==> inputs of branch indigo <==
Design testSlave, start of the top module:
module testSlave(input clk, input reset,
    input  S_AXI_RREADY,
    output S_AXI_RVALID,
    output[5:0] S_AXI_RID,
    output[31:0] S_AXI_RDATA,
    output[1:0] S_AXI_RRESP,
    output S_AXI_RLAST,
    output S_AXI_ARREADY,
    input  S_AXI_ARVALID,
    input [5:0] S_AXI_ARID,
    input [5:0] S_AXI_ARADDR,
    input [7:0] S_AXI_ARLEN,
    input [2:0] S_AXI_ARSIZE,
    input [1:0] S_AXI_ARBURST,
    output S_AXI_WREADY,
    input  S_AXI_WVALID,
    input [31:0] S_AXI_WDATA,
    input [3:0] S_AXI_WSTRB,
    input  S_AXI_WLAST,
    output S_AXI_AWREADY,
    input  S_AXI_AWVALID,
    input [5:0] S_AXI_AWID,
    input [5:0] S_AXI_AWADDR,
    input [7:0] S_AXI_AWLEN,
    input [2:0] S_AXI_AWSIZE,
    input [1:0] S_AXI_AWBURST,
    input  S_AXI_BREADY,
    output S_AXI_BVALID,
    output[5:0] S_AXI_BID,
    output[1:0] S_AXI_BRESP
);
  reg [1:0] axi_bresp;
  wire[1:0] T0;
  wire[1:0] T1;
  wire T2;
  wire T3;
  wire T4;
  wire T5;
  wire T6;
  ...
Settings: LEC_CHECK=0, CAP_MARGIN=15, CELL_PAD_IN_SITES_DETAIL_PLACEMENT=0, CORE_ASPECT_RATIO=1.31, CORE_MARGIN=2, CORE_UTILIZATION=68, CTS_CLUSTER_DIAMETER=64, CTS_CLUSTER_SIZE=27, MAX_ROUTING_LAYER=met4, SLEW_MARGIN=35, TNS_END_PERCENT=40; clock period 2.06 ns.
run.sh (not shown) runs the stock make flow with config.mk's settings and CLKGATE_MAP_FILE=.
==> branch zinc: changes against branch indigo <==
CAP_MARGIN = 20   (was 15)
CELL_PAD_IN_SITES_DETAIL_PLACEMENT = not set   (was 0)
CORE_ASPECT_RATIO = not set   (was 1.31)
CORE_UTILIZATION = 65   (was 68)
CTS_CLUSTER_DIAMETER = not set   (was 64)
CTS_CLUSTER_SIZE = not set   (was 27)
MAX_ROUTING_LAYER = not set   (was met4)
SETUP_SLACK_MARGIN = 0.4   (was not set)
SLEW_MARGIN = 20   (was 35)
TNS_END_PERCENT = not set   (was 40)
==> flow/constraint.sdc (replaced) <==
create_clock -name core_clock -period 2.39 [get_ports {clk}]
set_input_delay 0.4780 -clock core_clock [delete_from_list [all_inputs] [get_ports {clk}]]
set_output_delay 0.4780 -clock core_clock [all_outputs]
set_load 0.01 [all_outputs]
==> results.toml <==
# generated from flow reports
[timing]
max_slew_margin = 0.473

[power_and_ir_drop]
p_per_area_nw_per_um2 = 761
p_total_mw = 25.3

[clock_network]
htreeDepth = 2

[status]
status = "complete, no violations"

[worst_setup_path]
worst_ep_required_time_ns = 2.75

[placed_design]
dp_hpwl_um = 42600
-- figures above: branch zinc

==> results.toml <==
# generated from flow reports
[status]
status = "finished with violations"
failed_checks = "setup timing"

[worst_setup_path]
worst_ep_required_time_ns = 2.44

[timing]
timing.final.ws_setup_ns = -0.421
setup_violations = 990

[power_and_ir_drop]
p_total_mw = 26.5
p_per_area_nw_per_um2 = 800

[placed_design]
dp_hpwl_um = 43800
-- figures above: branch indigo



==> inputs of wip/nickel <==
Starting RTL as in the previous note.
clock: 1.67 ns
lec_check: 0
cap_margin: 20
core_margin: 2
core_utilization: 70
setup_slack_margin: -0.16
slew_margin: 20
==> wip/indigo: changes against wip/nickel <==
CAP_MARGIN = 40   (was 20)
CORE_UTILIZATION = 72   (was 70)
CTS_CLUSTER_SIZE = 37   (was unset)
PLACE_DENSITY = 0.65   (was unset)
SETUP_SLACK_MARGIN = 0.4   (was -0.16)
==> wip/harbor: changes against wip/nickel <==
CORE_UTILIZATION = 58   (was 70)
SETUP_SLACK_MARGIN = 0.6   (was -0.16)
==> flow/constraint.sdc (replaced) <==
create_clock -name core_clock -period 4.2 [get_ports {clk}]
set_input_delay 0.8400 -clock core_clock [delete_from_list [all_inputs] [get_ports {clk}]]
set_output_delay 0.8400 -clock core_clock [all_outputs]
set_load 0.01 [all_outputs]
==> wip/tundra: changes against wip/nickel <==
CAP_MARGIN = 5   (was 20)
CORE_ASPECT_RATIO = 0.84   (was unset)
CORE_UTILIZATION = 72   (was 70)
CTS_CLUSTER_SIZE = 41   (was unset)
PLACE_DENSITY = 0.65   (was unset)
SETUP_SLACK_MARGIN = 0.4   (was -0.16)
==> flow/constraint.sdc (replaced) <==
create_clock -name core_clock -period 2.22 [get_ports {clk}]
set_input_delay 0.4440 -clock core_clock [delete_from_list [all_inputs] [get_ports {clk}]]
set_output_delay 0.4440 -clock core_clock [all_outputs]
set_load 0.01 [all_outputs]
==> results <==
quantity                                                                    wip/tundra      wip/indigo                  wip/nickel               wip/harbor
Result of the run                                           complete, but fails checks  did not finish  complete, but fails checks  complete, no violations
Stage where the flow stopped                                                         -         5_1_grt                           -                        -
Reasons for failing layout checks                                 negative setup slack               -        negative setup slack                        -
Vias after detailed routing                                                      21.7k               -                       19.7k                    16.8k
Wire length on met2                                                          42,500 µm               -                   40,800 µm                31,100 µm
Number of warning messages in the logs                                              45               -                          46                       42
Length in cells of the worst reg-to-reg path                                         9               -                           7                        7
Count of buffer and inverter cells on the critical path                              3               -                           2                        0
M1 wire length                                                               29,100 µm               -                   27,500 µm                29,100 µm
Total wirelength of the detailed-routed design                               98,100 µm               -                   83,300 µm                67,000 µm
Tally of non-filler cells in the final layout                                    2,793               -                       2,814                    2,671
Total power density per cell area                                           811 mW/mm²               -                 1080 mW/mm²               456 mW/mm²
Multi-input logic cell count                                                     1,183               -                       1,181                    1,181
Reg-to-reg setup timing slack                                                 -0.32 ns               -                    -0.90 ns                  0.99 ns
Count of buffers added by post-CTS timing repair for setup                          40              59                          31                        0
Net load switching power                                                       7.44 mW               -                     9.48 mW                  3.34 mW
Final weighted congestion in routability-driven placement                        0.845           0.885                       0.845                    0.787
Pre-Place Util                                                                   72.7%           72.4%                       70.6%                    58.4%


==> inputs of job 6685 <==
Starting RTL as in the previous note.
## testSlave
module testSlave(input clk, input reset,
    input  S_AXI_RREADY,
    output S_AXI_RVALID,
    output[5:0] S_AXI_RID,
    output[31:0] S_AXI_RDATA,
    output[1:0] S_AXI_RRESP,
    output S_AXI_RLAST,
    output S_AXI_ARREADY,
    input  S_AXI_ARVALID,
    input [5:0] S_AXI_ARID,
    input [5:0] S_AXI_ARADDR,
    input [7:0] S_AXI_ARLEN,
    input [2:0] S_AXI_ARSIZE,
    input [1:0] S_AXI_ARBURST,
    output S_AXI_WREADY,
    input  S_AXI_WVALID,
    input [31:0] S_AXI_WDATA,
    input [3:0] S_AXI_WSTRB,
    input  S_AXI_WLAST,
    output S_AXI_AWREADY,
    input  S_AXI_AWVALID,
    input [5:0] S_AXI_AWID,
    input [5:0] S_AXI_AWADDR,
    input [7:0] S_AXI_AWLEN,
    input [2:0] S_AXI_AWSIZE,
    input [1:0] S_AXI_AWBURST,
    input  S_AXI_BREADY,
    output S_AXI_BVALID,
    output[5:0] S_AXI_BID,
    output[1:0] S_AXI_BRESP
);
Settings: LEC_CHECK=0, CAP_MARGIN=40, CORE_ASPECT_RATIO=1.58, CORE_MARGIN=2, CORE_UTILIZATION=72, CTS_CLUSTER_DIAMETER=58, CTS_CLUSTER_SIZE=41, PLACE_DENSITY=0.65, SETUP_SLACK_MARGIN=-0.2, SLEW_MARGIN=20; clock period 2.1 ns.
==> inputs of job 3578, as changes to job 6685 <==
==> flow/config.mk (replaced) <==
export PLATFORM = sky130hd
export DESIGN_NAME = testSlave
export DESIGN_NICKNAME = testSlave
export VERILOG_FILES = /design/flow/design.v
export SDC_FILE = /design/flow/constraint.sdc
export NUM_CORES = 4
export LEC_CHECK = 0
export CAP_MARGIN = 20
export CORE_MARGIN = 2
export CORE_UTILIZATION = 48
export PLACE_DENSITY = 0.6
export SLEW_MARGIN = 20
==> flow/constraint.sdc (replaced) <==
create_clock -name core_clock -period 3.01 [get_ports {clk}]
set_input_delay 0.6020 -clock core_clock [delete_from_list [all_inputs] [get_ports {clk}]]
set_output_delay 0.6020 -clock core_clock [all_outputs]
set_load 0.01 [all_outputs]
==> inputs of job 2837, as changes to job 6685 <==
==> flow/config.mk (replaced) <==
export PLATFORM = sky130hd
export DESIGN_NAME = testSlave
export DESIGN_NICKNAME = testSlave
export VERILOG_FILES = /design/flow/design.v
export SDC_FILE = /design/flow/constraint.sdc
export NUM_CORES = 4
export LEC_CHECK = 0
export CAP_MARGIN = 20
export CORE_MARGIN = 2
export CORE_UTILIZATION = 65
export PLACE_DENSITY = 0.6
export SLEW_MARGIN = 20
==> flow/constraint.sdc (replaced) <==
create_clock -name core_clock -period 1.67 [get_ports {clk}]
set_input_delay 0.3340 -clock core_clock [delete_from_list [all_inputs] [get_ports {clk}]]
set_output_delay 0.3340 -clock core_clock [all_outputs]
set_load 0.01 [all_outputs]
==> Changelog: implementation <==
## Flow update

* Outcome: complete, but fails checks
* Setup violations, final at 871
* Failed Checks: setup timing
* Worst setup margin at -0.194 ns
-- figures above: job 6685

==> Changelog: implementation <==
## Flow update

* Outcome: complete, but fails checks
* Failed Checks: setup timing
* Setup violations, final at 1,150
* R2r endpoint: axi_rdata[11]
* Worst setup margin at -0.624 ns
* Most Crowded Layer GR: met2
* Number of global-route vias before repair at 18,400
-- figures above: job 2837

==> Changelog: implementation <==
## Flow update

* Outcome: no timing/DRC/antenna violations
* Worst setup margin at 0.346 ns
* Setup violations, final at 0
* Avg Inst Size Synth at 13.2 sq um
* Switch share at 24.6%
-- figures above: job 3578



==> branch raven: inputs <==
Starting RTL as in the previous note.
Settings: LEC_CHECK=0, CAP_MARGIN=20, CORE_MARGIN=2, CORE_UTILIZATION=67, CTS_CLUSTER_SIZE=14, SETUP_SLACK_MARGIN=0.71, SLEW_MARGIN=20; clock period 2.66 ns.
==> inputs of branch nickel, as changes to branch raven <==
CORE_UTILIZATION = 40   (was 67)
CTS_CLUSTER_SIZE = unset   (was 14)
PLACE_DENSITY = 0.6   (was unset)
SETUP_SLACK_MARGIN = unset   (was 0.71)
==> flow/constraint.sdc (replaced) <==
create_clock -name core_clock -period 3.01 [get_ports {clk}]
set_input_delay 0.6020 -clock core_clock [delete_from_list [all_inputs] [get_ports {clk}]]
set_output_delay 0.6020 -clock core_clock [all_outputs]
set_load 0.01 [all_outputs]
==> inputs of branch maple, as changes to branch raven <==
CAP_MARGIN = 40   (was 20)
CORE_UTILIZATION = 69   (was 67)
CTS_CLUSTER_SIZE = 37   (was 14)
SETUP_SLACK_MARGIN = 0.4   (was 0.71)
==> flow/constraint.sdc (replaced) <==
create_clock -name core_clock -period 1.67 [get_ports {clk}]
set_input_delay 0.3340 -clock core_clock [delete_from_list [all_inputs] [get_ports {clk}]]
set_output_delay 0.3340 -clock core_clock [all_outputs]
set_load 0.01 [all_outputs]
==> summary of the runs <==
Branch nickel completed without violations. Branch maple finished but failed the layout checks on negative setup slack. Branch raven completed without violations.
Global-route usage, highest first: branch maple, branch raven, branch nickel.
The lowest routed wire length belongs to branch nickel, the highest to branch raven.
The highest clock power belongs to branch maple, the lowest to branch nickel.
Between branch raven and branch nickel, the lower sequential power is in branch nickel (gap about 10%, measured against branch nickel).
==> figures <==
| metric | branch maple | branch nickel | branch raven |
|---|---|---|---|
| Routed vias/inst | 6.71 | 5.71 | 6.75 |
| Outcome | finished with violations | finished clean | finished clean |
| Reasons for failing layout checks | negative setup slack | - | - |
| Number of clock buffers in the layout | 77 | 74 | 73 |
| Post-Place Setup Slack | -0.787 ns | 0.0571 ns | 0.119 ns |
| Fraction of power consumed by combinational cells | 0.164 | 0.122 | 0.159 |
| Register Area | 0.0178 sq mm | 0.0178 sq mm | 0.0178 sq mm |
| Max-slew headroom | 0.662 | 0.580 | 0.232 |
| Via Count | 19,000 | 17,000 | 18,700 |
| Multi-input combinational cell count | 1,181 | 1,181 | 1,183 |
| Number of logged tool warnings | 45 | 40 | 46 |
Power figures rest on the tool's default switching activity, not on a simulated workload.
